Setup of v9:
## Module_Wrapper
module Module_Wrapper (
    input logic ACLK,
    input logic ARESETN,
    input  logic [31:0] AWADDR,
    input  logic AWVALID,
    output logic AWREADY,
    input  logic [31:0] WDATA,
    input  logic WVALID,
    output logic WREADY,
    output logic [1:0] BRESP,
    output logic BVALID,
    input  logic BREADY,
    output logic [1:0] SS,
    output logic MOSI,
    output logic SCLK,
    input  logic MISO
);
    logic sclk_int, sclk_tick;
    logic fready_full, fready_empty;
    logic wr_en, rd_en;
    logic [31:0] tx_data_bus, ss_data_bus;
    logic [31:0] fifo_tx_out, fifo_ss_out;
    logic [33:0] data_to_master;
    logic go, dready, sresp;
    logic tx_full, tx_empty, ss_full, ss_empty;
    FDIVIDER fdiv_inst (
        .ACLK(ACLK),
        .RESTN(ARESETN),
        .SCLK(sclk_int),
        .TICK(sclk_tick)
    );
    AXI_SLAVE axi_inst (
        .ACLK(ACLK),
        .ARESETN(ARESETN),
        .AWADDR(AWADDR), .AWVALID(AWVALID), .AWREADY(AWREADY),
  ...
==> flow/config.mk <==
export PLATFORM = sky130hd
export DESIGN_NAME = Module_Wrapper
export DESIGN_NICKNAME = Module_Wrapper
export VERILOG_FILES = /design/flow/design.v
export SDC_FILE = /design/flow/constraint.sdc
export NUM_CORES = 4
export LEC_CHECK = 0
export CAP_MARGIN = 20
export CELL_PAD_IN_SITES_GLOBAL_PLACEMENT = 1
export CORE_ASPECT_RATIO = 0.57
export CORE_MARGIN = 5
export CORE_UTILIZATION = 48
export CTS_CLUSTER_DIAMETER = 34
export GPL_ROUTABILITY_DRIVEN = 0
export GPL_TIMING_DRIVEN = 0
export MAX_ROUTING_LAYER = met4
export SLEW_MARGIN = 20
export TNS_END_PERCENT = 95
==> flow/constraint.sdc <==
create_clock -name core_clock -period 7.0 [get_ports {ACLK}]
set_input_delay 1.4000 -clock core_clock [delete_from_list [all_inputs] [get_ports {ACLK}]]
set_output_delay 1.4000 -clock core_clock [all_outputs]
set_load 0.01 [all_outputs]
run.sh (not shown) runs the stock make flow with config.mk's settings and CLKGATE_MAP_FILE=.
v9 ran to completion and came out clean on the timing, DRC and antenna checks.
Inputs modified between v9 and v57:
- CTS_CLUSTER_DIAMETER: 34 -> unset
- MAX_ROUTING_LAYER: met4 -> unset
- GPL_ROUTABILITY_DRIVEN: 0 -> unset
- SETUP_SLACK_MARGIN: unset -> 0.71
- CORE_UTILIZATION: 48 -> 70
- CORE_MARGIN: 5 -> 2
- CELL_PAD_IN_SITES_GLOBAL_PLACEMENT: 1 -> unset
- CORE_ASPECT_RATIO: 0.57 -> unset
- TNS_END_PERCENT: 95 -> unset
- GPL_TIMING_DRIVEN: 0 -> unset
- the clock period (ns, I/O delays scaled along): 7.0 -> 2.73
Results
Comparing v9 and v57, ratio of final minimum period to clock period is higher on v57. Compared with v9, v57 instantiates a smaller number of standard cells. Reported for v9 and v57, count of pins over their slew limit turned out identical to the last digit. v57 ends up with a total global-route track usage that is 9.7 points higher than in v9. Compared v57 vs v9, and number of standard-cell rows in the floorplan is up in v57. Relative to v9, cell resize tally after clock tree synthesis has gone up in v57. v57 vs. v9: global-route wire length before repair went down by 4900 microns. Relative to v9, v57 degrades hold slack.
The inputs of v30 differ from those of v57 as listed below.
- CORE_UTILIZATION: 70 -> 40
- SETUP_SLACK_MARGIN: 0.71 -> unset
- the clock period (ns, I/O delays scaled along): 2.73 -> 3.86
## What came out
Diff v57 -> v30 | delay of the slowest critical-path stage | increase of 0.24 ns. Worst setup slack in v30 is 0.15 ns above v57. On share of power burned in combinational logic, the higher figure sits with v57, not v30.

* * *

Starting RTL as in the previous note.
Settings: LEC_CHECK=0, CAP_MARGIN=0, CORE_MARGIN=2, CORE_UTILIZATION=72, CTS_CLUSTER_SIZE=43, PLACE_DENSITY_LB_ADDON=0.0, SETUP_SLACK_MARGIN=1.04, SLEW_MARGIN=20, TNS_END_PERCENT=70; clock period 3.56 ns.
Next try:
- CAP_MARGIN: 0 -> 20
- CORE_UTILIZATION: 72 -> 40
- CTS_CLUSTER_SIZE: 43 -> not set
- PLACE_DENSITY_LB_ADDON: 0.0 -> not set
- SETUP_SLACK_MARGIN: 1.04 -> not set
- TNS_END_PERCENT: 70 -> not set
- clock period: 3.56 -> 4.34 ns (I/O delays scaled with it)
The new run went through all stages and came out clean.
Sequential power shrinks by 18%.
Final area goes up by 0.81%.
Utilization decreases by 37 points.
Wire length fell by 10%.
Setup slack gains 96 ps.
Clock-buffer cell count is higher by 6.
Area after synthesis is unchanged.
Sequential share of layout area went down by 0.54 points.
Worst hold slack gets worse by 12 ps.
Next try:
- CORE_UTILIZATION: 40 -> 67
- SETUP_SLACK_MARGIN: not set -> 1.41
- clock period: 4.34 -> 5.16 ns (I/O delays scaled with it)
After rerunning:
- non-clock buffer count shrinks by 5
- critical path depth rose by 1
- worst hold slack gets better by 18 ps
- wire length is about the same

* * *

try-delta:
Starting RTL as in the previous note.
==> flow/config.mk <==
export PLATFORM = sky130hd
export DESIGN_NAME = Module_Wrapper
export DESIGN_NICKNAME = Module_Wrapper
export VERILOG_FILES = /design/flow/design.v
export SDC_FILE = /design/flow/constraint.sdc
export NUM_CORES = 4
export LEC_CHECK = 0
export ABC_AREA = 1
export CAP_MARGIN = 20
export CELL_PAD_IN_SITES_DETAIL_PLACEMENT = 2
export CELL_PAD_IN_SITES_GLOBAL_PLACEMENT = 3
export CORE_ASPECT_RATIO = 0.57
export CORE_MARGIN = 6
export CORE_UTILIZATION = 15
export CTS_CLUSTER_DIAMETER = 34
export CTS_CLUSTER_SIZE = 51
export GPL_ROUTABILITY_DRIVEN = 1
export GPL_TIMING_DRIVEN = 1
export MAX_ROUTING_LAYER = met4
export SETUP_SLACK_MARGIN = 1.59
export SLEW_MARGIN = 0
export TNS_END_PERCENT = 95
==> flow/constraint.sdc <==
create_clock -name core_clock -period 7.0 [get_ports {ACLK}]
set_input_delay 1.4000 -clock core_clock [delete_from_list [all_inputs] [get_ports {ACLK}]]
set_output_delay 1.4000 -clock core_clock [all_outputs]
set_load 0.01 [all_outputs]
Per the final summary, try-delta finished and its layout is clean on timing, DRC and antenna.
Relative to try-delta, the following input files were edited for try-harbor:
- SLEW_MARGIN: 0 -> 20
- CTS_CLUSTER_SIZE: 51 -> unset
- GPL_ROUTABILITY_DRIVEN: 1 -> 0
- SETUP_SLACK_MARGIN: 1.59 -> unset
- ABC_AREA: 1 -> unset
- CORE_MARGIN: 6 -> 5
- CORE_UTILIZATION: 15 -> 48
--- outcome ---
Every run (try-harbor and try-delta) finished clean. Comparing power for try-harbor and try-delta, the smaller number came from try-harbor. try-harbor vs try-delta, share of the final layout cell area in multi-input gates went up by 2.0 points. try-harbor: net count after synthesis 1064 below try-delta. Setup slack (higher): try-harbor. Area of the die: try-harbor < try-delta. try-harbor ends up with higher highest attainable clock frequency than try-delta does. Cells: try-harbor has fewer instances than try-delta. Compared with try-delta, in try-harbor shortest period the worst path allows went down, inverter tally of the final layout excluding the clock network saw a decrease, synthesized cell count shrank by 36%. Going from try-delta to try-harbor, logic depth of the worst register-to-register path shrinks by 1.
Edits applied to the flow inputs when going from try-harbor to try-indigo:
- CELL_PAD_IN_SITES_DETAIL_PLACEMENT removed (was 2)
- CORE_MARGIN changed from 5 to 2
- CELL_PAD_IN_SITES_GLOBAL_PLACEMENT changed from 3 to 1
- TNS_END_PERCENT removed (was 95)
- CORE_ASPECT_RATIO removed (was 0.57)
- GPL_TIMING_DRIVEN changed from 1 to 0
Results
- Both conditions hold for try-indigo: the flow ran to the end and the final layout passed the timing, DRC and antenna checks.
- try-harbor → try-indigo: routed metal-1 wirelength went down; overall power went up; share of power burned in the clock network went up; layout inverter count without the clock tree did not really move.
- try-indigo vs. try-harbor: layout buffer count excluding clock buffers saw an increase; mean routed wirelength per cell saw a decrease; worst setup slack saw an increase.
--- input diff try-indigo..try-cedar ---
- setting ABC_AREA to 1 for the first time
- removing GPL_ROUTABILITY_DRIVEN (formerly 0)
- removing GPL_TIMING_DRIVEN (formerly 0)
- removing MAX_ROUTING_LAYER (formerly met4)
- changing CORE_UTILIZATION from 48 to 72
- removing CELL_PAD_IN_SITES_GLOBAL_PLACEMENT (formerly 1)
- removing CTS_CLUSTER_DIAMETER (formerly 34)
- changing the clock period (ns, I/O delays scaled along) from 7.0 to 10.8
[summary]
try-cedar vs try-indigo: final setup slack of the worst path up. Re routed wire length: try-indigo was higher than try-cedar. Looking at synthesized area divided by synthesized cell count, try-cedar sits below try-indigo. Biggest fanout along the worst timing path, try-indigo and try-cedar, higher one = try-cedar. try-indigo reports its top logic cell family in the synthesized netlist as multiplexers while try-cedar reports simple AND/OR/NAND/NOR gates.
Relative to try-cedar, the following input files were edited for try-sierra:
- clearing ABC_AREA, which used to be 1
- putting SETUP_SLACK_MARGIN at -0.11 where nothing was set
- swapping 10.8 for 2.14 in the clock period (ns, I/O delays scaled along)
## What came out
- On slack of the worst reg-to-reg path: try-sierra sits below try-cedar.
- Between try-sierra and try-cedar, die span in y is lower for try-sierra, try-cedar comes in above that.
- Status try-sierra: flow complete, layout not clean - setup timing
- The number of nets still failing antenna checks after routing was comparable across try-sierra and try-cedar.
- Changes observed in try-sierra relative to try-cedar: register cell area after layout stayed essentially flat, design area climbed 350 sq um, worst slack after detailed placement has decreased, wire length down 5.0%.
- try-sierra ends up with a number of instances in the synthesized netlist that is 1064 lower than in try-cedar.
- The worst hold-check slack number comes out higher for try-cedar vs try-sierra.

* * *

== exp/zinc ==
Starting RTL as in the previous note.
make LEC_CHECK=0 ABC_AREA=1 CAP_MARGIN=20 CORE_MARGIN=2 CORE_UTILIZATION=72 CTS_CLUSTER_SIZE=79 SETUP_SLACK_MARGIN=-0.1 SLEW_MARGIN=20 finish   # period 2.14 ns
exp/zinc had finished all stages when the layout checks came back failing, citing setup timing.
Relative to exp/zinc, the following input files were edited for exp/willow:
Settings: setting PLACE_DENSITY_LB_ADDON to 0.06 for the first time; setting MAX_ROUTING_LAYER to met5 for the first time; changing CTS_CLUSTER_SIZE from 79 to 15; setting CELL_PAD_IN_SITES_DETAIL_PLACEMENT to 0 for the first time; changing CAP_MARGIN from 20 to 0; setting GPL_ROUTABILITY_DRIVEN to 0 for the first time; changing SETUP_SLACK_MARGIN from -0.1 to 0.62; setting CTS_CLUSTER_DIAMETER to 384 for the first time; setting TNS_END_PERCENT to 80 for the first time.
Results
Area added between synthesis and finish was higher in the run labelled exp/willow.
Post-route standard cell area excluding fillers (lower): exp/zinc
exp/willow had finished all stages when the layout checks came back failing, citing setup timing.
Complete run, failing final checks: exp/zinc, reason setup timing.
Sequential share of layout area in exp/willow vs exp/zinc: down 5.5 points
diff inputs: exp/willow => exp/violet
Settings: a deleted PLACE_DENSITY_LB_ADDON that had been 0.06; a change of CAP_MARGIN from 0 to 20; a change of CORE_UTILIZATION from 72 to 70; a deleted CTS_CLUSTER_DIAMETER that had been 384; a change of CTS_CLUSTER_SIZE from 15 to 17; a deleted CELL_PAD_IN_SITES_DETAIL_PLACEMENT that had been 0; a deleted GPL_ROUTABILITY_DRIVEN that had been 0; a change of SETUP_SLACK_MARGIN from 0.62 to 0.55; a deleted MAX_ROUTING_LAYER that had been met5; a deleted TNS_END_PERCENT that had been 80.
--- outcome ---
- exp/willow has a higher average detailed-routed wire length per instance than exp/violet.
- The minimum setup slack in the final design of exp/violet was superior to that of exp/willow.
- Side by side, count of non-CTS buffers in the layout turned out lower in exp/violet than in exp/willow.
- Ran to the end and failed final checks on setup timing: exp/violet.
- Maximum number of pins on one net before global-route repair of exp/violet falls short of that of exp/willow by more than 10%.
- Changes observed in exp/violet relative to exp/willow: storage element area now sits at about the same level; inverter count now sits lower; post-route minimum period now sits lower.
- Hold slack: exp/violet better than exp/willow
Setup changes, exp/violet to exp/cedar
Settings: CTS_CLUSTER_SIZE changed from 17 to 92; PLACE_DENSITY_LB_ADDON newly set to 0.2; SETUP_SLACK_MARGIN changed from 0.55 to -0.11; CORE_UTILIZATION changed from 70 to 72.
Notes after the runs:
- Higher worst slack on hold paths among exp/violet and exp/cedar: exp/cedar
- For exp/violet, the critical path start-end classification was reg2reg, unlike exp/cedar, where it was reg2out.
- Diff exp/violet -> exp/cedar: total core area dropped 2.7%; area of the chip dropped about 2.7%; leakage component of the power dropped about 6%; height of the chip dropped 1.4%.
- The flow for exp/cedar finished, though final verification flagged setup timing.
### exp/cedar -> exp/onyx
Settings: an added CTS_CLUSTER_DIAMETER of 79; a change of PLACE_DENSITY_LB_ADDON from 0.2 to 0.3; a deleted CTS_CLUSTER_SIZE that had been 92; a change of SETUP_SLACK_MARGIN from -0.11 to -0.1.
exp/cedar finished all stages; however, its layout fails the closing checks, the failures being setup timing.
Although it ran to completion, exp/onyx produced a layout that fails the final checks because of setup timing.
Going from exp/cedar to exp/onyx, cell-internal power shrinks by 0.68%.
Design area: exp/onyx vs exp/cedar — no meaningful difference
Comparing exp/onyx against exp/cedar, there is no change at all in synthesized area.
Re routed wire length: exp/onyx and exp/cedar aren't equal, and the higher value belongs to exp/onyx.
exp/onyx — final clock period utilization by the worst path 1.5 points lower, exp/cedar as reference
Sort exp/onyx and exp/cedar by count of clock-buffer cells in the layout, ascending, and exp/cedar comes first.
In the flow results for exp/onyx and exp/cedar, the number of buffers outside the clock class in the layout is larger on exp/cedar.
Power figures rest on the tool's default switching activity, not on a simulated workload.
